--- config.mk ---
export PLATFORM = sky130hd
export DESIGN_NAME = RegisterFile32Bits
export DESIGN_NICKNAME = RegisterFile32Bits
export VERILOG_FILES = /design/flow/design.v
export SDC_FILE = /design/flow/constraint.sdc
export NUM_CORES = 4
export LEC_CHECK = 0
export CAP_MARGIN = 20
export CORE_MARGIN = 2
export CORE_UTILIZATION = 52
export SLEW_MARGIN = 20
--- constraint.sdc ---
create_clock -name core_clock -period 4.17 [get_ports {clk}]
set_input_delay 0.8340 -clock core_clock [delete_from_list [all_inputs] [get_ports {clk}]]
set_output_delay 0.8340 -clock core_clock [all_outputs]
set_load 0.01 [all_outputs]
--- design.v ---
module Fiveto32Decoder(Select, Wenable, Load_Out);
input [4:0] Select;
input Wenable;
output reg [31:0] Load_Out;
always@(*)
if (Wenable == 1)
case(Select)
5'h0 : Load_Out = 32'h00000001;
5'h1 : Load_Out = 32'h00000002;
5'h2 : Load_Out = 32'h00000004;
5'h3 : Load_Out = 32'h00000008;
5'h4 : Load_Out = 32'h00000010;
5'h5 : Load_Out = 32'h00000020;
5'h6 : Load_Out = 32'h00000040;
5'h7 : Load_Out = 32'h00000080;
5'h8 : Load_Out = 32'h00000100;
5'h9 : Load_Out = 32'h00000200;
5'hA : Load_Out = 32'h00000400;
5'hB : Load_Out = 32'h00000800;
5'hC : Load_Out = 32'h000001000;
5'hD : Load_Out = 32'h000002000;
5'hE : Load_Out = 32'h000004000;
5'hF : Load_Out = 32'h000008000;
5'h10 : Load_Out = 32'h00010000;
5'h11 : Load_Out = 32'h00020000;
5'h12 : Load_Out = 32'h00040000;
5'h13 : Load_Out = 32'h00080000;
5'h14 : Load_Out = 32'h00100000;
5'h15 : Load_Out = 32'h00200000;
5'h16 : Load_Out = 32'h00400000;
5'h17 : Load_Out = 32'h00800000;
5'h18 : Load_Out = 32'h01000000;
5'h19 : Load_Out = 32'h02000000;
5'h1A : Load_Out = 32'h04000000;
5'h1B : Load_Out = 32'h08000000;
5'h1C : Load_Out = 32'h10000000;
5'h1D : Load_Out = 32'h20000000;
5'h1E : Load_Out = 32'h40000000;
5'h1F : Load_Out = 32'h80000000;
default: Load_Out = 32'h00000000;
endcase
else
Load_Out <= 0;
endmodule
module Register32bit (Din, Dout, Load, Reset, clk);
input [31:0] Din;
output reg [31:0] Dout;
input Load, Reset, clk;
always@(posedge clk or posedge Reset) begin
if (Reset == 1)
Dout = 0;
else if (Load == 1)
Dout <= Din;
else
Dout <= Dout;
end
endmodule
module Mux32to1 (Reg0,Reg1,Reg2,Reg3,Reg4,Reg5,Reg6,Reg7,Reg8,Reg9,Reg10,Reg11,Reg12,Reg13,Reg14,Reg15,Reg16,Reg17,Reg18,Reg19,Reg20,Reg21,Reg22,Reg23,Reg24,Reg25,Reg26,Reg27,Reg28,Reg29,Reg30,Reg31, Select, Regout);
input [31:0]Reg0, Reg1,Reg2,Reg3,Reg4,Reg5,Reg6,Reg7,Reg8,Reg9,Reg10,Reg11,Reg12,Reg13,Reg14,Reg15,Reg16;
input [31:0]Reg17,Reg18,Reg19,Reg20,Reg21,Reg22,Reg23,Reg24,Reg25,Reg26,Reg27,Reg28,Reg29,Reg30,Reg31;
input [4:0]Select;
output reg [31:0] Regout;
always@(*)
case(Select)
5'h0: Regout <= Reg0;
5'h1: Regout <= Reg1;
5'h2: Regout <= Reg2;
5'h3: Regout <= Reg3;
5'h4: Regout <= Reg4;
5'h5: Regout <= Reg5;
5'h6: Regout <= Reg6;
5'h7: Regout <= Reg7;
5'h8: Regout <= Reg8;
5'h9: Regout <= Reg9;
5'hA: Regout <= Reg10;
5'hB: Regout <= Reg11;
5'hC: Regout <= Reg12;
5'hD: Regout <= Reg13;
5'hE: Regout <= Reg14;
5'hF: Regout <= Reg15;
5'h10: Regout <= Reg16;
5'h11: Regout <= Reg17;
5'h12: Regout <= Reg18;
5'h13: Regout <= Reg19;
5'h14: Regout <= Reg20;
5'h15: Regout <= Reg21;
5'h16: Regout <= Reg22;
5'h17: Regout <= Reg23;
5'h18: Regout <= Reg24;
5'h19: Regout <= Reg25;
5'h1A: Regout <= Reg26;
5'h1B: Regout <= Reg27;
5'h1C: Regout <= Reg28;
5'h1D: Regout <= Reg29;
5'h1E: Regout <= Reg30;
5'h1F: Regout <= Reg31;
default Regout <= 32'b0;
endcase
endmodule
module RegisterFile32Bits(DataIn,DataA,DataB,RdAddress1,RdAddress2,WrtAddress,clk,Reset,Wenable);
input[31:0]DataIn;
input clk,Reset,Wenable;
input [4:0]RdAddress1,RdAddress2,WrtAddress;
output [31:0]DataA,DataB;
wire [31:0] Load;
wire [31:0] Dout0;
wire [31:0] Dout1;
wire [31:0] Dout2;
wire [31:0] Dout3;
wire [31:0] Dout4;
wire [31:0] Dout5;
wire [31:0] Dout6;
wire [31:0] Dout7;
wire [31:0] Dout8;
wire [31:0] Dout9;
wire [31:0] Dout10;
wire [31:0] Dout11;
wire [31:0] Dout12;
wire [31:0] Dout13;
wire [31:0] Dout14;
wire [31:0] Dout15;
wire [31:0] Dout16;
wire [31:0] Dout17;
wire [31:0] Dout18;
wire [31:0] Dout19;
wire [31:0] Dout20;
wire [31:0] Dout21;
wire [31:0] Dout22;
wire [31:0] Dout23;
wire [31:0] Dout24;
wire [31:0] Dout25;
wire [31:0] Dout26;
wire [31:0] Dout27;
wire [31:0] Dout28;
wire [31:0] Dout29;
wire [31:0] Dout30;
wire [31:0] Dout31;
Fiveto32Decoder u00 (WrtAddress,Wenable,Load);
Register32bit uu0 (DataIn, Dout0, Load[0], Reset, clk);
Register32bit uu1 (DataIn, Dout1, Load[1], Reset, clk);
Register32bit uu2 (DataIn, Dout2, Load[2], Reset, clk);
Register32bit uu3 (DataIn, Dout3, Load[3], Reset, clk);
Register32bit uu4 (DataIn, Dout4, Load[4], Reset, clk);
Register32bit uu5 (DataIn, Dout5, Load[5], Reset, clk);
Register32bit uu6 (DataIn, Dout6, Load[6], Reset, clk);
Register32bit uu7 (DataIn, Dout7, Load[7], Reset, clk);
Register32bit uu8 (DataIn, Dout8, Load[8], Reset, clk);
Register32bit uu9 (DataIn, Dout9, Load[9], Reset, clk);
Register32bit uu10 (DataIn, Dout10, Load[10], Reset, clk);
Register32bit uu11 (DataIn, Dout11, Load[11], Reset, clk);
Register32bit uu12 (DataIn, Dout12, Load[12], Reset, clk);
Register32bit uu13 (DataIn, Dout13, Load[13], Reset, clk);
Register32bit uu14 (DataIn, Dout14, Load[14], Reset, clk);
Register32bit uu15 (DataIn, Dout15, Load[15], Reset, clk);
Register32bit uu16 (DataIn, Dout16, Load[16], Reset, clk);
Register32bit uu17 (DataIn, Dout17, Load[17], Reset, clk);
Register32bit uu18 (DataIn, Dout18, Load[18], Reset, clk);
Register32bit uu19 (DataIn, Dout19, Load[19], Reset, clk);
Register32bit uu20 (DataIn, Dout20, Load[20], Reset, clk);
Register32bit uu21 (DataIn, Dout21, Load[21], Reset, clk);
Register32bit uu22 (DataIn, Dout22, Load[22], Reset, clk);
Register32bit uu23 (DataIn, Dout23, Load[23], Reset, clk);
Register32bit uu24 (DataIn, Dout24, Load[24], Reset, clk);
Register32bit uu25 (DataIn, Dout25, Load[25], Reset, clk);
Register32bit uu26 (DataIn, Dout26, Load[26], Reset, clk);
Register32bit uu27 (DataIn, Dout27, Load[27], Reset, clk);
Register32bit uu28 (DataIn, Dout28, Load[28], Reset, clk);
Register32bit uu29 (DataIn, Dout29, Load[29], Reset, clk);
Register32bit uu30 (DataIn, Dout30, Load[30], Reset, clk);
Register32bit uu31 (DataIn, Dout31, Load[31], Reset, clk);
Mux32to1 um1(Dout0,Dout1,Dout2,Dout3,Dout4,Dout5,Dout6,Dout7,Dout8,Dout9,Dout10,Dout11,Dout12,Dout13,Dout14,Dout15,Dout16,Dout17,Dout18,Dout19,Dout20,Dout21,Dout22,Dout23,Dout24,Dout25,Dout26,Dout27,Dout28,Dout29,Dout30,Dout31,RdAddress1, DataA);
Mux32to1 um2(Dout0,Dout1,Dout2,Dout3,Dout4,Dout5,Dout6,Dout7,Dout8,Dout9,Dout10,Dout11,Dout12,Dout13,Dout14,Dout15,Dout16,Dout17,Dout18,Dout19,Dout20,Dout21,Dout22,Dout23,Dout24,Dout25,Dout26,Dout27,Dout28,Dout29,Dout30,Dout31,RdAddress2, DataB);
endmodule 
--- run.sh ---
#!/bin/bash
# the make line also repeats each setting of config.mk as NAME=value (left out here)
make -C /OpenROAD-flow-scripts/flow DESIGN_CONFIG=/design/flow/config.mk WORK_HOME=/design/flow/orfs CLKGATE_MAP_FILE= finish
==> deck_impl_summary.md, run 1 <==
Physical Implementation Snapshot

Run status
  • Result of the run: failed layout checks
  • Blocking Checks: setup timing

Synthesis
  • Synthesized netlist cell count: 5157
  • Main logic family after synthesis: multiplexers
  • Number of warnings printed during yosys synthesis: 3
  • Post-synth top area share: 47.34%
  • Cells in synth_stat.txt: 5157
  • Library cell with the highest instance count after synthesis: nand3_1
  • Portion of the post-synthesis area used by sequential elements: 47.34%
  • Syn_area_per_cell: 10.50 µm²
  • FF+latch count, synth: 1024
  • Biggest area consumer among synthesized cells: dfrtp_1
  • Net count after synthesis: 5207
  • Cells taking the most area after synthesis: dfrtp_1 47%, mux2_2 21%, nand3_1 12%, nand4_1 4.5%, clkbuf_1 3.0%
  • Post-Synth Adder-Cell Area: 0%
  • Area fraction in mux cells: 21.78%
  • Primary FF master, synth: dfrtp_1
  • Leading post-synthesis cells by instance count: 1299 x nand3_1, 1028 x mux2_2, 1024 x dfrtp_1
  • XOR/XNOR share of the synthesized area: 0%
  • Count of flip-flops with a built-in enable after synthesis: 0
  • Post-synth area from yosys stat: 54130 µm²
  • Share of async-settable or async-resettable flops after synthesis: 100.0%
  • Post-Synth Simple-Gate Area: 20.71%
  • Distinct cell type count of the synthesized netlist: 62
  • Post-synth design cell area: 54130 µm²
  • Area share of and-or/or-and cells after synthesis: 5.755%

Die
  • CORE AREA: 103300 µm²
  • Starting Density: 52.38%
  • Floorplan die height: 326.7 µm
  • Total die size: 106700 µm²
  • Number of placement rows: 118
  • Number of placed I/O pins: 114
  • Chip width: 326.7 µm

Drt
  • Routed wire length: 259.5 mm
  • Residual antenna-violating net count after detailed routing: 0
  • Starting DRT DRC Count: 8171
  • Vias post-DR: 51.59k
  • Number of vias per cell: 7.459
  • Average wire length per cell after detail routing: 37.52 µm
  • DRC violation count after routing: 0
  • DRT Pass-1 Iters: 9

Clock network
  • Number of H-tree levels: 3
  • Hold buffers post-CTS: 0
  • Clock input transition at the sequential cells of the worst setup and hold paths: 0.06 ns
  • TritonCTS Buffers: 111
  • CTS tree: yes
  • TritonCTS sink count: 1024
  • Number of buffers on the longest clock path: 3
  • Library cell used as clock root buffer: clkbuf_16
  • Clk ins delay skew pair: 0.71 ns

Setup path
  • Buf+Inv Stages, Crit Path: 5
  • Kind of start point of the critical path: input pin
  • Arrival time worst endpoint: 3.35 ns
  • Setup slack, reg-to-reg: 3.29 ns
  • Cell type with the highest occurrence count on the critical path: buf_4
  • WS Path Type: input pin to output port
  • Worst path slowest cell: or3_1
  • Endpoint of the lowest-slack register-to-register path: uu10.Dout[31]
  • Longest individual stage delay on the worst path: 0.43 ns
  • Ordered cell list for the critical path: buf_2, buf_4, nand2b_1, buf_4, or3_1, nand4_1, nor4_2, a21oi_2, buf_4, dlygate4sd2_1
  • Beginning of the critical path: RdAddress2[2]
  • Crit-path leading delay family: buffers and inverters
  • Capturing element type of the critical path: output port
  • Critical path endpoint: DataB[13]
  • Critical path depth in cells: 10
  • Data required, critical path: 3.34 ns
  • Number of cells on the worst reg-to-reg path: 1
  • Highest fanout seen on the critical path: 15
  • Startpoint of the worst-slack reg-to-reg timing path: uu10.Dout[31]

Cells and area
  • Count of nets after finishing: 5487
  • Fin area: 66890 µm²
  • Area Overhead vs Synth: 23.57%
  • Final core utilization: 64.73%

Min path
  • Hold Startpoint: uu2.Dout[5]
  • Endpoint with the worst hold slack: uu2.Dout[5]
  • Hold Crit Class: flop to flop
  • Worst Hold Path Cells: 1

Pwr
  • Clock share of power: 36.2%
  • Fraction of power spent switching nets: 29.47%
  • Net switching power figure: 8.645 mW
  • Power density cells: 438.5 nW/µm²
  • Cell leakage power: 29.36 nW
  • Combinational group power: 4.95 mW
  • Power attributed to sequential cells: 13.8 mW
  • Sequential Power Share: 47.0%
  • Maximum resistive drop on vdd: 331.9 µV
  • Combinational power share: 16.9%
  • Overall power of the completed layout: 29.33 mW
  • Cell Int Power: 20.69 mW
  • Main power-consuming group: sequential cells
  • Clk power: 10.6 mW

Place
  • Buffers added on ports: 113
  • Instance area after placement: 61710 µm²
  • Detail Placement HPWL: 160.5 mm
  • Routability congestion estimate: 1.021

Timing
  • Accumulated negative setup slack: -0.01465 ns
  • Final period demand of the worst path: 4.180 ns
  • Setup WS post-layout: -0.009934 ns
  • Final setup viols: 2
  • Upper clock frequency limit: 239.2 MHz
  • Pin slew with the least headroom to its limit: 1.181 ns
  • Worst slew margin relative to its limit: 20.99%
  • Slew Limit Fails: 0
  • Final Hold Vio Count: 0
  • Final setup skew: 0 ns
  • Period Utilization, post-route: 100.2%

Global route
  • Global routing usage summed across all routing layers: 47.55%
  • Maximum number of pins on one net before global-route repair: 128
  • Antenna violations before repair: 11
  • Vias in the first global route: 49.18k
  • Global-route wire length before repair: 365.3 mm
  • Total global routing overflow: 0

Flow run
  • Count of warning messages emitted by the tools: 39
  • Tally of max-capacitance violations: 0
==> routing by layer <==
| metal | up-vias | track usage [%] | part of all wire [%] |
|---|---|---|---|
| li1 | 20158 | - | - |
| met1 | 25668 | 63.36 | 37 |
| met2 | 4468 | 66.26 | 40 |
| met3 | 1284 | 15.95 | 14 |
| met4 | 8 | 30.20 | 8.3 |
| met5 | - | 0.6211 | 0.053 |
==> cell type report <==
cell class / count / area, µm²
Tap cell: 1380 / 1727
Inverter: 7 / 33.78
Multi-Input combinational cell: 3529 / 26970
Clock buffer: 163 / 3296
Sequential cell: 1024 / 25620
Fill cell: 8360 / 36460
Antenna cell: 7 / 17.52
Timing Repair Buffer: 764 / 8656
Clock inverter: 42 / 570.5
==> timing repair <==
item                       in CTS  in global routing
setup endpoints to repair      64                 38
buffers inserted               34                 11
resized                       198                 53
pin swaps                      26                 20
gates cloned                    9                  5
==> through the flow <==
stage                     setup slack, ns  std cells  hold slack [ns]
after global placement            -0.5960       6646           0.4992
final                           -0.009934       6916           0.5203
after floorplan                    -10.78       5157           0.4800
after global routing             -0.02756       6909           0.5427
after detailed placement          -0.5833       6646           0.5065
after CTS                         -0.1447       6893           0.5203
==> inputs of run 2 (changes only) <==
CORE_UTILIZATION = 25   (was 52)
clock period = 6.81 ns   (was 4.17 ns; I/O delays follow)
==> run 2 against run 1 <==
  * Now clean on timing, DRC and antenna
  * Combinational power fell by 42%
  * Clock power fell by 38%
  * Utilization fell by 35 points
  * Synthesized cell count is the same
  * Routed wire length rose by 1.7%
  * Final cell count grew 15%
  * Total power decreased by 39%
  * Critical path type unchanged
  * Critical endpoint is now DataA[8]
==> deck_impl_summary.md, run 2 <==
Physical Implementation Snapshot

Synthesis
  • Syn_area_per_cell: 10.50 µm²
  • Cells in synth_stat.txt: 5157
  • Library cell with the highest instance count after synthesis: nand3_1
  • Count of flip-flops with a built-in enable after synthesis: 0
  • Post-Synth Simple-Gate Area: 20.71%
  • Post-synth design cell area: 54130 µm²
  • Cells taking the most area after synthesis: dfrtp_1 47%, mux2_2 21%, nand3_1 12%, nand4_1 4.5%, clkbuf_1 3.0%
  • Main logic family after synthesis: multiplexers
  • Area share of and-or/or-and cells after synthesis: 5.755%
  • Share of async-settable or async-resettable flops after synthesis: 100.0%
  • Leading post-synthesis cells by instance count: 1299 x nand3_1, 1028 x mux2_2, 1024 x dfrtp_1
  • XOR/XNOR share of the synthesized area: 0%
  • FF+latch count, synth: 1024
  • Post-Synth Adder-Cell Area: 0%
  • Portion of the post-synthesis area used by sequential elements: 47.34%
  • Net count after synthesis: 5207
  • Distinct cell type count of the synthesized netlist: 62
  • Primary FF master, synth: dfrtp_1
  • Post-synth top area share: 47.34%
  • Post-synth area from yosys stat: 54130 µm²
  • Biggest area consumer among synthesized cells: dfrtp_1
  • Number of warnings printed during yosys synthesis: 3
  • Area fraction in mux cells: 21.78%
  • Synthesized netlist cell count: 5157

Pwr
  • Clk power: 6.52 mW
  • Net switching power figure: 5.325 mW
  • Combinational group power: 2.86 mW
  • Cell Int Power: 12.47 mW
  • Sequential Power Share: 47.2%
  • Fraction of power spent switching nets: 29.93%
  • Overall power of the completed layout: 17.79 mW
  • Combinational power share: 16.1%
  • Main power-consuming group: sequential cells
  • Cell leakage power: 26.25 nW
  • Power density cells: 282.1 nW/µm²
  • Maximum resistive drop on vdd: 238.5 µV
  • Power attributed to sequential cells: 8.41 mW
  • Clock share of power: 36.7%

Place
  • Cell count after placement: 7748
  • Buffers added on ports: 113
  • Detail Placement HPWL: 157.1 mm
  • Setup Slack @ Placement: 0.3903 ns
  • Instance area after placement: 59160 µm²
  • Routability congestion estimate: 0.9706

Drt
  • Routed wire length: 263.8 mm
  • DRC violation count after routing: 0
  • DRT Pass-1 Iters: 10
  • Vias post-DR: 49.64k
  • Average wire length per cell after detail routing: 33.11 µm
  • Number of vias per cell: 6.230
  • Starting DRT DRC Count: 9445
  • Residual antenna-violating net count after detailed routing: 0

Cells and area
  • Number of filler cells placed in the layout: 22.07k
  • Count of nets after finishing: 5078
  • Fin area: 63070 µm²
  • Area Overhead vs Synth: 16.51%
  • Number of cells in the finished layout apart from fillers: 7967

Setup path
  • Data required, critical path: 5.45 ns
  • Worst path slowest cell: and2_1
  • Number of cells on the worst reg-to-reg path: 1
  • Critical path endpoint: DataA[8]
  • Startpoint of the worst-slack reg-to-reg timing path: uu2.Dout[31]
  • Ordered cell list for the critical path: clkdlybuf4s50_1, and3b_4, and2_1, buf_4, a22oi_1, nand4_1, o32a_1, clkdlybuf4s50_1
  • Longest individual stage delay on the worst path: 0.90 ns
  • Setup slack, reg-to-reg: 5.92 ns
  • Crit-path leading delay family: buffers and inverters
  • Arrival time worst endpoint: 5.19 ns
  • Highest fanout seen on the critical path: 12
  • Beginning of the critical path: RdAddress1[0]
  • Critical path depth in cells: 8
  • WS Path Type: input pin to output port
  • Buf+Inv Stages, Crit Path: 3
  • Endpoint of the lowest-slack register-to-register path: uu2.Dout[31]
  • Capturing element type of the critical path: output port
  • Kind of start point of the critical path: input pin
  • Cell type with the highest occurrence count on the critical path: clkdlybuf4s50_1

Clock network
  • Library cell used as clock root buffer: clkbuf_16
  • Number of H-tree levels: 3
  • TritonCTS Buffers: 113
  • TritonCTS sink count: 1024
  • Number of post-CTS setup repair buffers: 0
  • Number of gates resized after cts: 0
  • CTS tree: yes
  • Number of buffers on the longest clock path: 3
  • Hold buffers post-CTS: 0
  • Clk ins delay skew pair: 0.73 ns
  • Clock input transition at the sequential cells of the worst setup and hold paths: 0.06 ns

Global route
  • Total global routing overflow: 0
  • Maximum number of pins on one net before global-route repair: 172
  • Antenna violations before repair: 23
  • Global routing usage summed across all routing layers: 23.00%
  • Vias in the first global route: 47.77k
  • Global-route wire length before repair: 370.0 mm

Die
  • CORE AREA: 214800 µm²
  • Total die size: 220300 µm²
  • Number of placement rows: 170
  • Chip width: 469.3 µm
  • Starting Density: 25.20%
  • Number of placed I/O pins: 114
  • Floorplan die height: 469.3 µm

Flow run
  • Count of warning messages emitted by the tools: 34
  • Tally of max-capacitance violations: 0

Min path
  • Hold Crit Class: flop to flop
  • Endpoint with the worst hold slack: uu7.Dout[28]
  • Worst Hold Path Cells: 1
  • Hold Startpoint: uu7.Dout[28]

Timing
  • Upper clock frequency limit: 152.6 MHz
  • Unrepaired setup endpoints after global routing: false
  • Final Hold Vio Count: 0
  • Final setup skew: 0 ns
  • Final setup viols: 0
  • Final period demand of the worst path: 6.553 ns
  • Worst slew margin relative to its limit: 18.98%
  • Period Utilization, post-route: 96.22%
  • Setup WS post-layout: 0.2571 ns
  • Slew Limit Fails: 0
  • Pin slew with the least headroom to its limit: 1.212 ns

Run status
  • Result of the run: complete, no violations
-- run 2: layer usage --
metal | vias up | track usage [%] | share of wire (%)
li1 | 19264 | - | -
met1 | 24887 | 29.95 | 38
met2 | 4303 | 32.11 | 40
met3 | 1172 | 8.192 | 14
met4 | 12 | 14.53 | 7.4
met5 | - | 0 | 0.030
-- run 2: cell type report --
| class | count | area, µm² | area share [%] |
|---|---|---|---|
| clock inverters | 52 | 606.8 | 0.9622 |
| clock buffers | 156 | 3273 | 5.190 |
| inverters | 7 | 30.03 | 0.04761 |
| repair buffers | 354 | 3506 | 5.559 |
| well taps | 2838 | 3551 | 5.630 |
| flip-flops and latches | 1024 | 25620 | 40.63 |
| multi-input cells | 3528 | 26460 | 41.95 |
| diodes | 8 | 20.02 | 0.03174 |
-- run 2: metrics by stage --
| step | utilization (%) | setup TNS (ns) | hold slack [ns] |
|---|---|---|---|
| floorplan | - | -8873.92 | 0.4800 |
| global placement | 27.52 | 0 | 0.4993 |
| detailed placement | 27.54 | 0 | 0.5028 |
| CTS | 29.35 | 0 | 0.5183 |
| global route | 29.35 | 0 | 0.5429 |
| finish | 29.36 | 0 | 0.5237 |
==> inputs of run 3 (changes only) <==
CORE_UTILIZATION = 70   (was 25)
CTS_CLUSTER_SIZE = 25   (was default)
HOLD_SLACK_MARGIN = 0.29   (was default)
MAX_ROUTING_LAYER = met4   (was default)
clock period = 3.78 ns   (was 6.81 ns; I/O delays follow)
==> run 3 against run 2 <==
  * Now fails the layout checks on setup timing
  * Sequential power grew 82%
  * Critical path depth grew 3
  * Sequential cell count is the same
  * Clock-buffer cell count is the same
  * Clock power grew 63%
  * Worst setup slack lost 0.33 ns
  * Synthesized cell count is the same
  * Global-route usage grew 44 points
  * Utilization grew 58 points
  * Total power grew 78%
==> deck_impl_summary.md, run 3 <==
Physical Implementation Snapshot

Min path
  • Endpoint with the worst hold slack: uu28.Dout[3]
  • Worst Hold Path Cells: 1
  • Hold Crit Class: flop to flop
  • Hold Startpoint: uu28.Dout[3]

Die
  • Chip width: 282.1 µm
  • Number of placement rows: 101
  • Starting Density: 71.04%
  • Number of placed I/O pins: 114
  • CORE AREA: 76200 µm²
  • Floorplan die height: 282.1 µm
  • Total die size: 79570 µm²

Setup path
  • Worst path slowest cell: or4_4
  • Number of cells on the worst reg-to-reg path: 1
  • Startpoint of the worst-slack reg-to-reg timing path: uu16.Dout[26]
  • Critical path endpoint: DataA[13]
  • Cell type with the highest occurrence count on the critical path: buf_12
  • WS Path Type: input pin to output port
  • Crit-path leading delay family: simple AND/OR/NAND/NOR gates
  • Highest fanout seen on the critical path: 8
  • Capturing element type of the critical path: output port
  • Beginning of the critical path: RdAddress1[0]
  • Ordered cell list for the critical path: buf_2, buf_12, buf_12, and3b_4, buf_12, buf_16, nand3_1, nand4_1, or4_4, o32a_1, buf_2
  • Data required, critical path: 3.02 ns
  • Arrival time worst endpoint: 3.10 ns
  • Kind of start point of the critical path: input pin
  • Critical path depth in cells: 11
  • Endpoint of the lowest-slack register-to-register path: uu16.Dout[26]
  • Longest individual stage delay on the worst path: 0.51 ns
  • Setup slack, reg-to-reg: 2.84 ns
  • Buf+Inv Stages, Crit Path: 6

Synthesis
  • Count of flip-flops with a built-in enable after synthesis: 0
  • Area fraction in mux cells: 21.78%
  • Number of warnings printed during yosys synthesis: 3
  • Area share of and-or/or-and cells after synthesis: 5.755%
  • Primary FF master, synth: dfrtp_1
  • Biggest area consumer among synthesized cells: dfrtp_1
  • Post-Synth Adder-Cell Area: 0%
  • Main logic family after synthesis: multiplexers
  • Post-synth area from yosys stat: 54130 µm²
  • Share of async-settable or async-resettable flops after synthesis: 100.0%
  • Cells in synth_stat.txt: 5157
  • FF+latch count, synth: 1024
  • Post-synth top area share: 47.34%
  • Post-Synth Simple-Gate Area: 20.71%
  • Leading post-synthesis cells by instance count: 1299 x nand3_1, 1028 x mux2_2, 1024 x dfrtp_1
  • Net count after synthesis: 5207
  • Syn_area_per_cell: 10.50 µm²
  • Library cell with the highest instance count after synthesis: nand3_1
  • Post-synth design cell area: 54130 µm²
  • Portion of the post-synthesis area used by sequential elements: 47.34%
  • Synthesized netlist cell count: 5157
  • XOR/XNOR share of the synthesized area: 0%
  • Distinct cell type count of the synthesized netlist: 62
  • Cells taking the most area after synthesis: dfrtp_1 47%, mux2_2 21%, nand3_1 12%, nand4_1 4.5%, clkbuf_1 3.0%

Place
  • Routability congestion estimate: 1.055
  • Buffers added on ports: 113
  • Detail Placement HPWL: 148.0 mm
  • Instance area after placement: 60760 µm²
  • Setup Slack @ Placement: -0.8754 ns

Flow run
  • Count of warning messages emitted by the tools: 40
  • Tally of max-capacitance violations: 0

Clock network
  • Clock input transition at the sequential cells of the worst setup and hold paths: 0.07 ns
  • Number of H-tree levels: 3
  • Clk ins delay skew pair: 0.71 ns
  • TritonCTS Buffers: 105
  • TritonCTS sink count: 1024
  • Library cell used as clock root buffer: clkbuf_16
  • Hold buffers post-CTS: 0
  • Number of buffers on the longest clock path: 3
  • CTS tree: yes

Pwr
  • Power attributed to sequential cells: 15.3 mW
  • Cell Int Power: 21.88 mW
  • Clock share of power: 33.6%
  • Clk power: 10.6 mW
  • Sequential Power Share: 48.3%
  • Power density cells: 476.9 nW/µm²
  • Cell leakage power: 29.06 nW
  • Main power-consuming group: sequential cells
  • Combinational power share: 18.2%
  • Combinational group power: 5.75 mW
  • Maximum resistive drop on vdd: 614.2 µV
  • Fraction of power spent switching nets: 30.83%
  • Net switching power figure: 9.756 mW

Timing
  • Setup WS post-layout: -0.07243 ns
  • Unrepaired setup endpoints after global routing: true
  • Period Utilization, post-route: 101.9%
  • Final period demand of the worst path: 3.852 ns
  • Upper clock frequency limit: 259.6 MHz
  • Final setup skew: 0 ns
  • Final setup viols: 22
  • Worst slew margin relative to its limit: 16.18%
  • Final Hold Vio Count: 0
  • Slew Limit Fails: 0
  • Pin slew with the least headroom to its limit: 1.257 ns

Drt
  • Vias post-DR: 55.99k
  • Starting DRT DRC Count: 14.14k
  • DRC violation count after routing: 0
  • Routed wire length: 261.6 mm
  • Number of vias per cell: 8.540
  • DRT Pass-1 Iters: 22
  • Residual antenna-violating net count after detailed routing: 0
  • Average wire length per cell after detail routing: 39.90 µm

Global route
  • Global-route wire length before repair: 372.0 mm
  • Maximum number of pins on one net before global-route repair: 119
  • Global routing usage summed across all routing layers: 66.93%
  • Vias in the first global route: 54.99k
  • Antenna violations before repair: 21
  • Total global routing overflow: 0

Run status
  • Blocking Checks: setup timing
  • Result of the run: failed layout checks

Cells and area
  • Count of nets after finishing: 5463
  • Final core utilization: 87.06%
  • Fin area: 66340 µm²
  • Area Overhead vs Synth: 22.56%
==> run 3: per-stage QoR <==
step	hold WS (ns)	power [mW]	TNS, ns	cells
3_3_place_gp	0.4917	20.06	-45.31	6237
6_report	0.5307	31.64	-0.4995	6556
3_5_place_dp	0.5110	20.39	-36.38	6238
2_1_floorplan	0.4800	17.79	-	5157
4_1_cts	0.5264	30.89	0	6488
5_1_grt	0.5441	32.18	-0.3318	6548
==> run 3: timing repair <==
action,CTS,global route
hold endpoints to repair,0,0
pin swaps,61,54
gates cloned,24,4
resized,320,78
endpoints found under the setup margin,64,47
setup buffers,41,32
==> run 3: layout make-up <==
cell class	instances	area (µm²)
multi-input combinational	3530	27030
sequential	1024	25620
fill	3798	9857
timing repair buffer	745	8872
clock buffer	156	3132
tap	1030	1289
clock inverter	30	286.5
antenna	34	85.08
inverter	7	30.03
==> run 3: metal layers <==
metal / share of wire, % / up-vias / global-route usage (%)
met5: 0 / - / -
met4: 13 / 0 / 55.97
met3: 20 / 3071 / 41.98
met2: 37 / 6703 / 82.46
met1: 30 / 26105 / 74.60
li1: - / 20106 / -
==> inputs of run 4 (changes only) <==
ABC_AREA = 0   (was default)
CAP_MARGIN = 15   (was 20)
CELL_PAD_IN_SITES_DETAIL_PLACEMENT = 2   (was default)
CELL_PAD_IN_SITES_GLOBAL_PLACEMENT = 1   (was default)
CORE_ASPECT_RATIO = 0.77   (was default)
CORE_MARGIN = 5   (was 2)
CORE_UTILIZATION = 69   (was 70)
CTS_CLUSTER_SIZE = 63   (was 25)
GPL_ROUTABILITY_DRIVEN = 0   (was default)
GPL_TIMING_DRIVEN = 0   (was default)
HOLD_SLACK_MARGIN = -0.06   (was 0.29)
MAX_ROUTING_LAYER = met5   (was met4)
PLACE_DENSITY_LB_ADDON = 0.14   (was default)
SETUP_SLACK_MARGIN = 1.71   (was default)
SLEW_MARGIN = 40   (was 20)
clock period = 8.38 ns   (was 3.78 ns; I/O delays follow)
==> run 4 against run 3 <==
  * The flow now stops in detailed placement (3_5_place_dp)
  * Die area is 5.8% higher
  * Area after synthesis unchanged
  * Synthesized cell count is the same
==> deck_impl_summary.md, run 4 <==
Implementation Results

Synthesis
  • Cells in synth_stat.txt: 5157
  • Leading post-synthesis cells by instance count: 1299 x nand3_1, 1028 x mux2_2, 1024 x dfrtp_1
  • Synthesized netlist cell count: 5157
  • Post-Synth Simple-Gate Area: 20.71%
  • Syn_area_per_cell: 10.50 µm²
  • FF+latch count, synth: 1024
  • Primary FF master, synth: dfrtp_1
  • Post-synth top area share: 47.34%
  • Cells taking the most area after synthesis: dfrtp_1 47%, mux2_2 21%, nand3_1 12%, nand4_1 4.5%, clkbuf_1 3.0%
  • Area fraction in mux cells: 21.78%
  • Library cell with the highest instance count after synthesis: nand3_1
  • XOR/XNOR share of the synthesized area: 0%
  • Main logic family after synthesis: multiplexers
  • Post-synth area from yosys stat: 54130 µm²
  • Share of async-settable or async-resettable flops after synthesis: 100.0%
  • Post-synth design cell area: 54130 µm²
  • Net count after synthesis: 5207
  • Portion of the post-synthesis area used by sequential elements: 47.34%
  • Number of warnings printed during yosys synthesis: 3
  • Post-Synth Adder-Cell Area: 0%
  • Count of flip-flops with a built-in enable after synthesis: 0
  • Area share of and-or/or-and cells after synthesis: 5.755%
  • Distinct cell type count of the synthesized netlist: 62
  • Biggest area consumer among synthesized cells: dfrtp_1

Die
  • Total die size: 84200 µm²
  • CORE AREA: 78040 µm²
  • Floorplan die height: 255.8 µm
  • Number of placement rows: 90
  • Number of placed I/O pins: 114
  • Chip width: 329.2 µm
  • Starting Density: 69.37%

Run status
  • Last stage reached: detailed placement (3_5_place_dp)
  • Result of the run: did not finish
  • Stop err: [ERROR DPL-0033] detailed placement checks failed during check placement.

Place
  • Buffers added on ports: 110
==> inputs of run 5 (changes only) <==
ABC_AREA = 1   (was 0)
CAP_MARGIN = 20   (was 15)
CELL_PAD_IN_SITES_DETAIL_PLACEMENT = default   (was 2)
CELL_PAD_IN_SITES_GLOBAL_PLACEMENT = default   (was 1)
CORE_ASPECT_RATIO = default   (was 0.77)
CORE_MARGIN = 2   (was 5)
CORE_UTILIZATION = 72   (was 69)
CTS_CLUSTER_DIAMETER = 361   (was default)
CTS_CLUSTER_SIZE = 98   (was 63)
GPL_ROUTABILITY_DRIVEN = default   (was 0)
GPL_TIMING_DRIVEN = default   (was 0)
HOLD_SLACK_MARGIN = default   (was -0.06)
MAX_ROUTING_LAYER = default   (was met5)
PLACE_DENSITY = 0.39   (was default)
PLACE_DENSITY_LB_ADDON = default   (was 0.14)
SETUP_SLACK_MARGIN = 1.13   (was 1.71)
SLEW_MARGIN = 20   (was 40)
clock period = 3.78 ns   (was 8.38 ns; I/O delays follow)
==> run 5 against run 4 <==
  * The flow stops in global routing (5_1_grt)
  * Area after synthesis increased by 4.0%
  * Die area fell by 4.4%
  * Synthesized cell count rose by 55%
==> deck_impl_summary.md, run 5 <==
Implementation Results

Synthesis
  • Main logic family after synthesis: simple AND/OR/NAND/NOR gates
  • Net count after synthesis: 8027
  • Synthesized netlist cell count: 7977
  • Library cell with the highest instance count after synthesis: nand2_1
  • Cells in synth_stat.txt: 7977
  • Number of warnings printed during yosys synthesis: 3
  • Area fraction in mux cells: 0%
  • Primary FF master, synth: dfrtp_1
  • Post-synth design cell area: 56320 µm²
  • Portion of the post-synthesis area used by sequential elements: 45.50%
  • Leading post-synthesis cells by instance count: 2221 x nand2_1, 1140 x nand3_1, 1024 x dfrtp_1
  • Cells taking the most area after synthesis: dfrtp_1 45%, nand2_1 15%, nand3_1 10%, nand4_1 7.2%, o21ai_0 6.6%
  • XOR/XNOR share of the synthesized area: 0%
  • Post-Synth Adder-Cell Area: 0%
  • Post-Synth Simple-Gate Area: 39.13%
  • FF+latch count, synth: 1024
  • Distinct cell type count of the synthesized netlist: 20
  • Post-synth top area share: 45.50%
  • Syn_area_per_cell: 7.060 µm²
  • Area share of and-or/or-and cells after synthesis: 9.402%
  • Share of async-settable or async-resettable flops after synthesis: 100.0%
  • Post-synth area from yosys stat: 56320 µm²
  • Count of flip-flops with a built-in enable after synthesis: 0
  • Biggest area consumer among synthesized cells: dfrtp_1

Place
  • Setup Slack @ Placement: -0.5179 ns
  • Cell count after placement: 8919
  • Instance area after placement: 62760 µm²
  • Detail Placement HPWL: 151.8 mm
  • Routability congestion estimate: 1.009
  • Buffers added on ports: 113

Clock network
  • Hold buffers post-CTS: 0
  • Number of buffers on the longest clock path: 3
  • Number of H-tree levels: 1
  • TritonCTS Buffers: 14
  • TritonCTS sink count: 1024
  • Library cell used as clock root buffer: clkbuf_16

Die
  • Total die size: 80480 µm²
  • Starting Density: 72.70%
  • Number of placement rows: 102
  • Chip width: 283.7 µm
  • Floorplan die height: 283.7 µm
  • CORE AREA: 77470 µm²
  • Number of placed I/O pins: 114

Run status
  • Stop err: [ERROR GRT-0232] Routing congestion too high. Check the congestion heatmap in the GUI.
  • Last stage reached: global routing (5_1_grt)
  • Result of the run: did not finish

Global route
  • Total global routing overflow: 125
  • Global routing usage summed across all routing layers: 81.64%
run 5: routing by layer:
layer | global-route usage (%) | GRT overflow
met5 | 44.82 | 3
met4 | 77.38 | 65
met3 | 69.77 | 11
met2 | 94.02 | 43
met1 | 83.79 | 3
run 5: stage by stage:
stage | setup TNS (ns) | hold WS [ns]
2_1_floorplan | - | 0.4746
3_3_place_gp | -23.17 | 0.4882
4_1_cts | 0 | 0.3879
3_5_place_dp | -24.97 | 0.4962
run 5: timing repair:
item,4_1_cts
pin swaps,207
buffers inserted,96
gates resized,653
endpoints found under the setup margin,64
cloned,34
==> inputs of run 6 (changes only) <==
ABC_AREA = 0   (was 1)
CAP_MARGIN = 15   (was 20)
CELL_PAD_IN_SITES_GLOBAL_PLACEMENT = 0   (was default)
CORE_ASPECT_RATIO = 0.77   (was default)
CTS_CLUSTER_DIAMETER = default   (was 361)
CTS_CLUSTER_SIZE = 63   (was 98)
MAX_ROUTING_LAYER = met5   (was default)
PLACE_DENSITY = default   (was 0.39)
PLACE_DENSITY_LB_ADDON = 0.24   (was default)
SETUP_SLACK_MARGIN = 1.71   (was 1.13)
SLEW_MARGIN = 25   (was 20)
clock period = 11.2 ns   (was 3.78 ns; I/O delays follow)
==> run 6 against run 5 <==
  * Now clean on timing, DRC and antenna
  * Synthesized cell count down 35%
  * Die area down 3.8%
  * Area after synthesis down 3.9%
==> deck_impl_summary.md, run 6 <==
Physical Implementation Snapshot

Run status
  • Result of the run: complete, no violations

Global route
  • Global routing usage summed across all routing layers: 58.80%
  • Antenna violations before repair: 16
  • Total global routing overflow: 0
  • Global-route wire length before repair: 331.1 mm
  • Maximum number of pins on one net before global-route repair: 181
  • Vias in the first global route: 49.38k

Synthesis
  • Biggest area consumer among synthesized cells: dfrtp_1
  • Cells in synth_stat.txt: 5157
  • Post-Synth Simple-Gate Area: 20.71%
  • Number of warnings printed during yosys synthesis: 3
  • Syn_area_per_cell: 10.50 µm²
  • FF+latch count, synth: 1024
  • Post-synth area from yosys stat: 54130 µm²
  • Count of flip-flops with a built-in enable after synthesis: 0
  • Library cell with the highest instance count after synthesis: nand3_1
  • Cells taking the most area after synthesis: dfrtp_1 47%, mux2_2 21%, nand3_1 12%, nand4_1 4.5%, clkbuf_1 3.0%
  • Primary FF master, synth: dfrtp_1
  • Post-synth design cell area: 54130 µm²
  • XOR/XNOR share of the synthesized area: 0%
  • Post-synth top area share: 47.34%
  • Net count after synthesis: 5207
  • Area share of and-or/or-and cells after synthesis: 5.755%
  • Main logic family after synthesis: multiplexers
  • Area fraction in mux cells: 21.78%
  • Portion of the post-synthesis area used by sequential elements: 47.34%
  • Share of async-settable or async-resettable flops after synthesis: 100.0%
  • Post-Synth Adder-Cell Area: 0%
  • Leading post-synthesis cells by instance count: 1299 x nand3_1, 1028 x mux2_2, 1024 x dfrtp_1
  • Synthesized netlist cell count: 5157
  • Distinct cell type count of the synthesized netlist: 62

Clock network
  • Number of H-tree levels: 3
  • CTS tree: yes
  • Number of post-CTS setup repair buffers: 0
  • Clock input transition at the sequential cells of the worst setup and hold paths: 0.06 ns
  • Hold buffers post-CTS: 0
  • Number of buffers on the longest clock path: 3
  • TritonCTS sink count: 1024
  • Number of gates resized after cts: 0
  • Clk ins delay skew pair: 0.70 ns
  • Library cell used as clock root buffer: clkbuf_16
  • TritonCTS Buffers: 98

Drt
  • Number of vias per cell: 8.570
  • Starting DRT DRC Count: 11.41k
  • DRT Pass-1 Iters: 17
  • Residual antenna-violating net count after detailed routing: 0
  • Routed wire length: 228.9 mm
  • Average wire length per cell after detail routing: 38.23 µm
  • Vias post-DR: 51.32k
  • DRC violation count after routing: 0

Timing
  • Hold Slack: 0.5259 ns
  • Final setup viols: 0
  • Pin slew with the least headroom to its limit: 1.266 ns
  • Period Utilization, post-route: 83.59%
  • Final period demand of the worst path: 9.363 ns
  • Unrepaired setup endpoints after global routing: false
  • Upper clock frequency limit: 106.8 MHz
  • Final Hold Vio Count: 0
  • Worst slew margin relative to its limit: 15.60%
  • Final setup skew: 0 ns
  • Slew Limit Fails: 0

Pwr
  • Sequential Power Share: 49.5%
  • Combinational power share: 16.1%
  • Fraction of power spent switching nets: 29.69%
  • Cell Int Power: 7.262 mW
  • Clock share of power: 34.4%
  • Clk power: 3.56 mW
  • Cell leakage power: 25.26 nW
  • Power density cells: 175.3 nW/µm²
  • Net switching power figure: 3.067 mW
  • Maximum resistive drop on vdd: 142.8 µV
  • Combinational group power: 1.66 mW
  • Main power-consuming group: sequential cells
  • Power attributed to sequential cells: 5.11 mW

Cells and area
  • Count of nets after finishing: 4953
  • Area Overhead vs Synth: 8.850%
  • Final core utilization: 78.93%

Min path
  • Hold Startpoint: uu10.Dout[15]
  • Endpoint with the worst hold slack: uu10.Dout[15]
  • Worst Hold Path Cells: 1
  • Hold Crit Class: flop to flop

Setup path
  • Beginning of the critical path: RdAddress1[4]
  • Buf+Inv Stages, Crit Path: 3
  • Setup slack, reg-to-reg: 10.33 ns
  • Crit-path leading delay family: simple AND/OR/NAND/NOR gates
  • Ordered cell list for the critical path: clkdlybuf4s50_1, and3b_2, buf_4, and2_2, a22oi_1, nand4_1, o32a_1, clkdlybuf4s50_1
  • WS Path Type: input pin to output port
  • Longest individual stage delay on the worst path: 1.15 ns
  • Critical path depth in cells: 8
  • Data required, critical path: 8.96 ns
  • Highest fanout seen on the critical path: 29
  • Number of cells on the worst reg-to-reg path: 1
  • Endpoint of the lowest-slack register-to-register path: uu17.Dout[2]
  • Kind of start point of the critical path: input pin
  • Critical path endpoint: DataA[23]
  • Arrival time worst endpoint: 7.12 ns
  • Startpoint of the worst-slack reg-to-reg timing path: uu17.Dout[2]
  • Cell type with the highest occurrence count on the critical path: clkdlybuf4s50_1
  • Capturing element type of the critical path: output port
  • Worst path slowest cell: and3b_2

Place
  • Detail Placement HPWL: 120.4 mm
  • Routability congestion estimate: 1.007
  • Buffers added on ports: 113

Die
  • Number of placed I/O pins: 114
  • Floorplan die height: 244.6 µm
  • Number of placement rows: 88
  • CORE AREA: 74650 µm²
  • Starting Density: 72.51%
  • Total die size: 77410 µm²
  • Chip width: 316.5 µm

Flow run
  • Count of warning messages emitted by the tools: 65
  • Tally of max-capacitance violations: 0
run 6: area by class of cell:
class                      instances  area (µm²)
sequential                      1024       25620
clock buffer                     146        2924
fill                            4725       15730
multi-input combinational       3528       26460
clock inverter                    30       426.7
timing repair buffer             244        2172
tap                              990        1239
antenna                           19       47.55
inverter                           7       30.03
run 6: through the flow:
stage / TNS [ns] / instance area [µm²] / power, mW / worst slack (ns) / instances
after floorplan: -5277.63 / 54140 / 6.004 / -5.154 / 5157
after global placement: 0 / 55570 / 6.613 / 2.434 / 5790
after detailed placement: 0 / 55570 / 6.695 / 2.372 / 5790
after CTS: 0 / 58920 / 10.17 / 2.314 / 5966
after global routing: 0 / 58880 / 10.55 / 2.042 / 5972
final: 0 / 58920 / 10.33 / 1.837 / 5988
run 6: routing by layer:
| layer | track usage [%] | wire length, µm | vias up |
|---|---|---|---|
| met2 | 74.33 | 83820 | 5922 |
| met1 | 73.73 | 73600 | 24341 |
| met3 | 35.21 | 47490 | 2037 |
| met4 | 40.97 | 23600 | 31 |
| met5 | 1.641 | 391 | - |
| li1 | - | - | 18988 |
==> inputs of run 7 (changes only) <==
ABC_AREA = 1   (was 0)
CAP_MARGIN = 0   (was 15)
CELL_PAD_IN_SITES_GLOBAL_PLACEMENT = default   (was 0)
CORE_ASPECT_RATIO = default   (was 0.77)
CORE_UTILIZATION = 50   (was 72)
CTS_CLUSTER_DIAMETER = 120   (was default)
CTS_CLUSTER_SIZE = default   (was 63)
GPL_TIMING_DRIVEN = 0   (was default)
HOLD_SLACK_MARGIN = 0.01   (was default)
MAX_ROUTING_LAYER = met4   (was met5)
MIN_ROUTING_LAYER = met1   (was default)
PLACE_DENSITY_LB_ADDON = 0.17   (was 0.24)
SETUP_SLACK_MARGIN = default   (was 1.71)
SLEW_MARGIN = 20   (was 25)
clock period = 9.78 ns   (was 11.2 ns; I/O delays follow)
==> run 7 against run 6 <==
  * Global-route usage fell by 4.9 points
  * Combinational power increased by 39%
  * Largest power group unchanged
  * Critical path depth is 4 higher
  * Area after synthesis is 4.0% higher
  * Clock power rose by 32%
  * Largest cell class unchanged
  * Via count is 29% higher
==> deck_impl_summary.md, run 7 <==
Physical Implementation Snapshot

Timing
  • Pin slew with the least headroom to its limit: 1.379 ns
  • Accumulated negative setup slack: 0 ns
  • Final Hold Vio Count: 0
  • Worst slew margin relative to its limit: 8.097%
  • Final setup skew: 0 ns
  • Upper clock frequency limit: 111.8 MHz
  • Period Utilization, post-route: 91.47%
  • Final setup viols: 0
  • Unrepaired setup endpoints after global routing: false
  • Slew Limit Fails: 0
  • Final period demand of the worst path: 8.946 ns

Synthesis
  • Cells taking the most area after synthesis: dfrtp_1 45%, nand2_1 15%, nand3_1 10%, nand4_1 7.2%, o21ai_0 6.6%
  • Main logic family after synthesis: simple AND/OR/NAND/NOR gates
  • Share of async-settable or async-resettable flops after synthesis: 100.0%
  • Post-synth design cell area: 56320 µm²
  • Post-synth area from yosys stat: 56320 µm²
  • Synthesized netlist cell count: 7977
  • Library cell with the highest instance count after synthesis: nand2_1
  • FF+latch count, synth: 1024
  • Number of warnings printed during yosys synthesis: 3
  • Area fraction in mux cells: 0%
  • Distinct cell type count of the synthesized netlist: 20
  • Cells in synth_stat.txt: 7977
  • Post-Synth Simple-Gate Area: 39.13%
  • Count of flip-flops with a built-in enable after synthesis: 0
  • Post-Synth Adder-Cell Area: 0%
  • Primary FF master, synth: dfrtp_1
  • Post-synth top area share: 45.50%
  • Leading post-synthesis cells by instance count: 2221 x nand2_1, 1140 x nand3_1, 1024 x dfrtp_1
  • Biggest area consumer among synthesized cells: dfrtp_1
  • Net count after synthesis: 8027
  • Area share of and-or/or-and cells after synthesis: 9.402%
  • Portion of the post-synthesis area used by sequential elements: 45.50%
  • XOR/XNOR share of the synthesized area: 0%
  • Syn_area_per_cell: 7.060 µm²

Setup path
  • Startpoint of the worst-slack reg-to-reg timing path: uu7.Dout[29]
  • Cell type with the highest occurrence count on the critical path: nand2_1
  • Beginning of the critical path: RdAddress1[0]
  • Capturing element type of the critical path: output port
  • Arrival time worst endpoint: 6.99 ns
  • Critical path endpoint: DataA[23]
  • Longest individual stage delay on the worst path: 0.92 ns
  • Setup slack, reg-to-reg: 8.93 ns
  • Worst path slowest cell: nor2_1
  • Crit-path leading delay family: simple AND/OR/NAND/NOR gates
  • Number of cells on the worst reg-to-reg path: 2
  • Endpoint of the lowest-slack register-to-register path: uu7.Dout[29]
  • Kind of start point of the critical path: input pin
  • Buf+Inv Stages, Crit Path: 3
  • WS Path Type: input pin to output port
  • Highest fanout seen on the critical path: 10
  • Critical path depth in cells: 12
  • Ordered cell list for the critical path: clkdlybuf4s50_1, nor2_2, nand2_1, nor2_1, clkbuf_1, nand2_1, nand2_1, nor2_1, nand2_1, nor2_1, nand3_1, clkdlybuf4s50_1
  • Data required, critical path: 7.82 ns

Min path
  • Worst Hold Path Cells: 2
  • Hold Crit Class: flop to flop
  • Hold Startpoint: uu21.Dout[18]
  • Endpoint with the worst hold slack: uu21.Dout[18]

Global route
  • Total global routing overflow: 0
  • GRT busiest layer: met1
  • Met1 layer usage reported by global route: 70.52%
  • Global routing usage summed across all routing layers: 53.85%
  • Antenna violations before repair: 10
  • Grt met2 use: 64.01%
  • Global-route wire length before repair: 429.2 mm
  • Vias in the first global route: 58.75k
  • Maximum number of pins on one net before global-route repair: 36
  • GRT met3 Usage: 24.26%

Pwr
  • Net switching power figure: 4.313 mW
  • Sequential Power Share: 45.6%
  • Power attributed to sequential cells: 5.85 mW
  • Clock share of power: 36.5%
  • Cell Int Power: 8.521 mW
  • Overall power of the completed layout: 12.83 mW
  • Combinational group power: 2.30 mW
  • Clk power: 4.69 mW
  • Power density cells: 200.0 nW/µm²
  • Cell leakage power: 31.70 nW
  • Maximum resistive drop on vdd: 167.9 µV
  • Fraction of power spent switching nets: 33.61%
  • Combinational power share: 17.9%
  • Main power-consuming group: sequential cells

Die
  • Chip width: 339.6 µm
  • Floorplan die height: 339.6 µm
  • Number of placement rows: 123
  • CORE AREA: 112000 µm²
  • Starting Density: 50.27%
  • Total die size: 115300 µm²
  • Number of placed I/O pins: 114

Drt
  • Average wire length per cell after detail routing: 31.55 µm
  • Residual antenna-violating net count after detailed routing: 0
  • Routed wire length: 310.9 mm
  • DRC violation count after routing: 0
  • DRT Pass-1 Iters: 14
  • Number of vias per cell: 6.708
  • Starting DRT DRC Count: 13.23k
  • Vias post-DR: 66.09k

Clock network
  • Clock input transition at the sequential cells of the worst setup and hold paths: 0.06 ns
  • Number of buffers on the longest clock path: 3
  • TritonCTS sink count: 1024
  • TritonCTS Buffers: 115
  • Number of H-tree levels: 3
  • Number of post-CTS setup repair buffers: 0
  • Library cell used as clock root buffer: clkbuf_16
  • CTS tree: yes
  • Hold buffers post-CTS: 0
  • Number of gates resized after cts: 0
  • Clk ins delay skew pair: 0.73 ns

Place
  • Cell count after placement: 9625
  • Buffers added on ports: 111
  • Routability congestion estimate: 1.173
  • Detail Placement HPWL: 246.7 mm
  • Instance area after placement: 60130 µm²

Flow run
  • Tally of max-capacitance violations: 0
  • Count of warning messages emitted by the tools: 29

Cells and area
  • Area Overhead vs Synth: 13.94%
  • Count of nets after finishing: 8292
  • Fin area: 64180 µm²
  • Number of filler cells placed in the layout: 10.88k
  • Number of cells in the finished layout apart from fillers: 9853

Run status
  • Result of the run: complete, no violations
[run 7: layout make-up]
| cell class | instances | area (µm²) | area share [%] |
|---|---|---|---|
| Antenna cell | 16 | 40.04 | 0.06239 |
| Timing Repair Buffer | 148 | 1857 | 2.893 |
| Buffer | 747 | 2945 | 4.589 |
| Multi-Input combinational cell | 6087 | 27390 | 42.68 |
| Clock buffer | 172 | 3497 | 5.449 |
| Clock inverter | 40 | 493.0 | 0.7682 |
| Inverter | 119 | 450.4 | 0.7019 |
| Tap cell | 1500 | 1877 | 2.924 |
| Sequential cell | 1024 | 25620 | 39.93 |
[run 7: metal layers]
layer / up-vias / share of wire [%]
li1: 27423 / -
met1: 31538 / 37
met2: 5982 / 36
met3: 1151 / 18
met4: 0 / 9.2
met5: - / 0
[run 7: through the flow]
step / setup WS [ns] / hold slack [ns] / util [%]
after floorplan: -6.290 / 0.4746 / -
after global placement: -12.99 / 0.4899 / 52.94
after detailed placement: 1.529 / 0.4963 / 53.67
after CTS: 1.512 / 0.5105 / 57.23
after global routing: 1.164 / 0.5292 / 57.27
final: 0.8341 / 0.5102 / 57.28
==> inputs of run 8 (changes only) <==
ABC_AREA = 0   (was 1)
CAP_MARGIN = 15   (was 0)
CELL_PAD_IN_SITES_DETAIL_PLACEMENT = 1   (was default)
CELL_PAD_IN_SITES_GLOBAL_PLACEMENT = 0   (was default)
CORE_ASPECT_RATIO = 0.77   (was default)
CORE_MARGIN = 4   (was 2)
CORE_UTILIZATION = 44   (was 50)
CTS_CLUSTER_DIAMETER = default   (was 120)
CTS_CLUSTER_SIZE = 25   (was default)
GPL_ROUTABILITY_DRIVEN = 0   (was default)
GPL_TIMING_DRIVEN = 1   (was 0)
HOLD_SLACK_MARGIN = 0.19   (was 0.01)
MAX_ROUTING_LAYER = met5   (was met4)
MIN_ROUTING_LAYER = default   (was met1)
PLACE_DENSITY_LB_ADDON = 0.03   (was 0.17)
SETUP_SLACK_MARGIN = 2.45   (was default)
SLEW_MARGIN = 40   (was 20)
TNS_END_PERCENT = 10   (was default)
clock period = 8.38 ns   (was 9.78 ns; I/O delays follow)
==> run 8 against run 7 <==
  * Cell area down 2.6%
  * Area after synthesis down 3.9%
  * Register-to-register slack worse by 1.4 ns
  * Via count down 23%
  * Clock-buffer cell count down 23
  * Die area up 12%
  * Sequential cell count unchanged
  * Routed wire length down 10%
  * Total power up 11%
  * Worst setup slack better by 1.3 ns
  * Largest power group unchanged
==> deck_impl_summary.md, run 8 <==
Physical Implementation Snapshot

Synthesis
  • Primary FF master, synth: dfrtp_1
  • Net count after synthesis: 5207
  • Synthesized netlist cell count: 5157
  • Distinct cell type count of the synthesized netlist: 62
  • Portion of the post-synthesis area used by sequential elements: 47.34%
  • Post-Synth Simple-Gate Area: 20.71%
  • FF+latch count, synth: 1024
  • Count of flip-flops with a built-in enable after synthesis: 0
  • Post-Synth Adder-Cell Area: 0%
  • Cells taking the most area after synthesis: dfrtp_1 47%, mux2_2 21%, nand3_1 12%, nand4_1 4.5%, clkbuf_1 3.0%
  • Share of async-settable or async-resettable flops after synthesis: 100.0%
  • XOR/XNOR share of the synthesized area: 0%
  • Main logic family after synthesis: multiplexers
  • Syn_area_per_cell: 10.50 µm²
  • Area share of and-or/or-and cells after synthesis: 5.755%
  • Library cell with the highest instance count after synthesis: nand3_1
  • Number of warnings printed during yosys synthesis: 3
  • Area fraction in mux cells: 21.78%
  • Post-synth design cell area: 54130 µm²
  • Cells in synth_stat.txt: 5157
  • Biggest area consumer among synthesized cells: dfrtp_1
  • Post-synth top area share: 47.34%
  • Post-synth area from yosys stat: 54130 µm²
  • Leading post-synthesis cells by instance count: 1299 x nand3_1, 1028 x mux2_2, 1024 x dfrtp_1

Pwr
  • Power attributed to sequential cells: 6.84 mW
  • Net switching power figure: 4.337 mW
  • Clk power: 5.01 mW
  • Combinational group power: 2.38 mW
  • Cell leakage power: 26.73 nW
  • Sequential Power Share: 48.1%
  • Overall power of the completed layout: 14.23 mW
  • Main power-consuming group: sequential cells
  • Cell Int Power: 9.894 mW
  • Combinational power share: 16.7%
  • Fraction of power spent switching nets: 30.47%
  • Clock share of power: 35.2%
  • Power density cells: 227.8 nW/µm²
  • Maximum resistive drop on vdd: 198.3 µV

Die
  • Number of placement rows: 112
  • Chip width: 407.7 µm
  • Number of placed I/O pins: 114
  • CORE AREA: 121600 µm²
  • Floorplan die height: 315.8 µm
  • Total die size: 128800 µm²
  • Starting Density: 44.50%

Flow run
  • Tally of max-capacitance violations: 0
  • Count of warning messages emitted by the tools: 42

Timing
  • Worst slew margin relative to its limit: 39.42%
  • Setup WS post-layout: 2.121 ns
  • Final setup skew: 0 ns
  • Pin slew with the least headroom to its limit: 0.9087 ns
  • Upper clock frequency limit: 159.8 MHz
  • Final setup viols: 0
  • Slew Limit Fails: 0
  • Accumulated negative setup slack: 0 ns
  • Hold Slack: 0.5213 ns
  • Final period demand of the worst path: 6.259 ns
  • Period Utilization, post-route: 74.69%
  • Unrepaired setup endpoints after global routing: true
  • Final Hold Vio Count: 0

Clock network
  • Clock input transition at the sequential cells of the worst setup and hold paths: 0.07 ns
  • TritonCTS sink count: 1024
  • Number of H-tree levels: 3
  • Clk ins delay skew pair: 0.73 ns
  • CTS tree: yes
  • Number of buffers on the longest clock path: 3
  • TritonCTS Buffers: 106
  • Library cell used as clock root buffer: clkbuf_16

Global route
  • Vias in the first global route: 49.91k
  • Global routing usage summed across all routing layers: 42.26%
  • Global-route wire length before repair: 390.3 mm
  • Total global routing overflow: 0
  • Antenna violations before repair: 14
  • Maximum number of pins on one net before global-route repair: 147

Setup path
  • Highest fanout seen on the critical path: 16
  • Beginning of the critical path: RdAddress1[1]
  • Data required, critical path: 6.70 ns
  • Startpoint of the worst-slack reg-to-reg timing path: uu12.Dout[2]
  • Buf+Inv Stages, Crit Path: 5
  • Kind of start point of the critical path: input pin
  • Number of cells on the worst reg-to-reg path: 1
  • Critical path depth in cells: 10
  • Setup slack, reg-to-reg: 7.49 ns
  • Critical path endpoint: DataA[23]
  • WS Path Type: input pin to output port
  • Crit-path leading delay family: buffers and inverters
  • Capturing element type of the critical path: output port
  • Endpoint of the lowest-slack register-to-register path: uu12.Dout[2]
  • Longest individual stage delay on the worst path: 0.61 ns
  • Ordered cell list for the critical path: clkdlybuf4s15_2, buf_12, nor3b_2, buf_4, and2_4, buf_6, a22oi_1, nand3_1, o32a_1, clkdlybuf4s50_1
  • Worst path slowest cell: clkdlybuf4s50_1
  • Arrival time worst endpoint: 4.58 ns

Drt
  • Routed wire length: 279.9 mm
  • DRT Pass-1 Iters: 6
  • Residual antenna-violating net count after detailed routing: 0
  • Vias post-DR: 50.72k
  • Starting DRT DRC Count: 7932
  • Number of vias per cell: 7.531
  • Average wire length per cell after detail routing: 41.56 µm
  • DRC violation count after routing: 0

Min path
  • Worst Hold Path Cells: 1
  • Hold Startpoint: uu7.Dout[28]
  • Endpoint with the worst hold slack: uu7.Dout[28]
  • Hold Crit Class: flop to flop

Cells and area
  • Footprint of the flip-flops and latches: 25620 µm²
  • Number of filler cells placed in the layout: 12.76k
  • Count of nets after finishing: 5097
  • Comb area: 26950 µm²
  • Area Overhead vs Synth: 15.43%
  • Number of cells in the finished layout apart from fillers: 6734

Place
  • Cell count after placement: 6448
  • Buffers added on ports: 113
  • Detail Placement HPWL: 153.8 mm
  • Setup Slack @ Placement: 1.148 ns

Run status
  • Result of the run: complete, no violations
==> run 8: layout make-up <==
type                       count  area share [%]
clock inverter                42          0.7409
antenna                        8         0.03204
inverter                       7         0.05407
timing repair buffer         373           6.910
multi-input combinational   3535           43.13
clock buffer                 149           4.928
sequential                  1024           41.01
tap                         1596           3.196
==> run 8: through the flow <==
step	instance area, µm²	utilization [%]
3_5_place_dp	57180	47.01
6_report	62480	51.37
3_3_place_gp	56790	46.69
4_1_cts	62220	51.15
2_1_floorplan	54140	-
5_1_grt	62470	51.35
==> run 8: repair_timing <==
action                                  4_1_cts  5_1_grt
gates resized                               171       29
hold buffers                                  0        0
gates cloned                                 18        3
endpoints found under the setup margin       64       64
endpoints found under the hold margin         0        0
pin swaps                                    18        3
buffers inserted                             63        2
==> run 8: per-layer routing <==
layer	GRT usage [%]	wire, µm	up-vias
li1	-	-	19323
met1	58.05	110200	26100
met2	58.64	111800	4225
met3	13.94	38360	1054
met4	23.47	19360	14
met5	0	100	-
==> inputs of run 9 (changes only) <==
ABC_AREA = default   (was 0)
CAP_MARGIN = 20   (was 15)
CELL_PAD_IN_SITES_DETAIL_PLACEMENT = default   (was 1)
CELL_PAD_IN_SITES_GLOBAL_PLACEMENT = default   (was 0)
CORE_ASPECT_RATIO = default   (was 0.77)
CORE_MARGIN = 2   (was 4)
CORE_UTILIZATION = 70   (was 44)
CTS_CLUSTER_SIZE = 21   (was 25)
GPL_ROUTABILITY_DRIVEN = default   (was 0)
GPL_TIMING_DRIVEN = default   (was 1)
HOLD_SLACK_MARGIN = default   (was 0.19)
MAX_ROUTING_LAYER = met4   (was met5)
PLACE_DENSITY_LB_ADDON = default   (was 0.03)
SETUP_SLACK_MARGIN = 0.52   (was 2.45)
SLEW_MARGIN = 20   (was 40)
TNS_END_PERCENT = default   (was 10)
clock period = 3.78 ns   (was 8.38 ns; I/O delays follow)
==> run 9 against run 8 <==
  * The run now fails in global routing (5_1_grt)
  * Synthesized cell count is the same
  * Die area shrank 38%
  * Area after synthesis is the same
==> deck_impl_summary.md, run 9 <==
Implementation Results

Clock network
  • TritonCTS Buffers: 105
  • Hold buffers post-CTS: 0
  • Library cell used as clock root buffer: clkbuf_16
  • TritonCTS sink count: 1024
  • Number of H-tree levels: 3
  • Number of buffers on the longest clock path: 3

Synthesis
  • Share of async-settable or async-resettable flops after synthesis: 100.0%
  • Syn_area_per_cell: 10.50 µm²
  • Post-Synth Adder-Cell Area: 0%
  • Area fraction in mux cells: 21.78%
  • Post-synth design cell area: 54130 µm²
  • Post-synth top area share: 47.34%
  • Main logic family after synthesis: multiplexers
  • Leading post-synthesis cells by instance count: 1299 x nand3_1, 1028 x mux2_2, 1024 x dfrtp_1
  • Synthesized netlist cell count: 5157
  • Distinct cell type count of the synthesized netlist: 62
  • Number of warnings printed during yosys synthesis: 3
  • XOR/XNOR share of the synthesized area: 0%
  • Area share of and-or/or-and cells after synthesis: 5.755%
  • Portion of the post-synthesis area used by sequential elements: 47.34%
  • Primary FF master, synth: dfrtp_1
  • Biggest area consumer among synthesized cells: dfrtp_1
  • Library cell with the highest instance count after synthesis: nand3_1
  • FF+latch count, synth: 1024
  • Post-synth area from yosys stat: 54130 µm²
  • Cells taking the most area after synthesis: dfrtp_1 47%, mux2_2 21%, nand3_1 12%, nand4_1 4.5%, clkbuf_1 3.0%
  • Cells in synth_stat.txt: 5157
  • Net count after synthesis: 5207
  • Post-Synth Simple-Gate Area: 20.71%
  • Count of flip-flops with a built-in enable after synthesis: 0

Run status
  • Result of the run: did not finish
  • Last stage reached: global routing (5_1_grt)
  • Stop err: [ERROR GRT-0232] Routing congestion too high. Check the congestion heatmap in the GUI.

Die
  • Number of placement rows: 101
  • Total die size: 79570 µm²
  • Number of placed I/O pins: 114
  • Starting Density: 71.04%
  • Chip width: 282.1 µm
  • CORE AREA: 76200 µm²
  • Floorplan die height: 282.1 µm

Place
  • Routability congestion estimate: 1.080
  • Detail Placement HPWL: 150.4 mm
  • Instance area after placement: 60950 µm²
  • Setup Slack @ Placement: -0.8193 ns
  • Buffers added on ports: 113

Global route
  • Total global routing overflow: 514
  • Global routing usage summed across all routing layers: 90.09%
==> run 9: repair_timing <==
item	CTS
pin swaps	201
gates cloned	39
gates resized	704
buffers inserted	126
endpoints found under the setup margin	64
==> run 9: per-stage QoR <==
stage	cells	setup TNS (ns)
after global placement	6272	-35.89
after floorplan	5157	-
after detailed placement	6272	-36.70
after CTS	6629	-0.03254
==> run 9: layer usage <==
layer | GRT overflow | global-route usage [%]
met1 | 82 | 90.20
met2 | 200 | 97.05
met3 | 97 | 83.84
met4 | 135 | 85.11
met5 | - | -
Power and IR drop assume default switching activity.
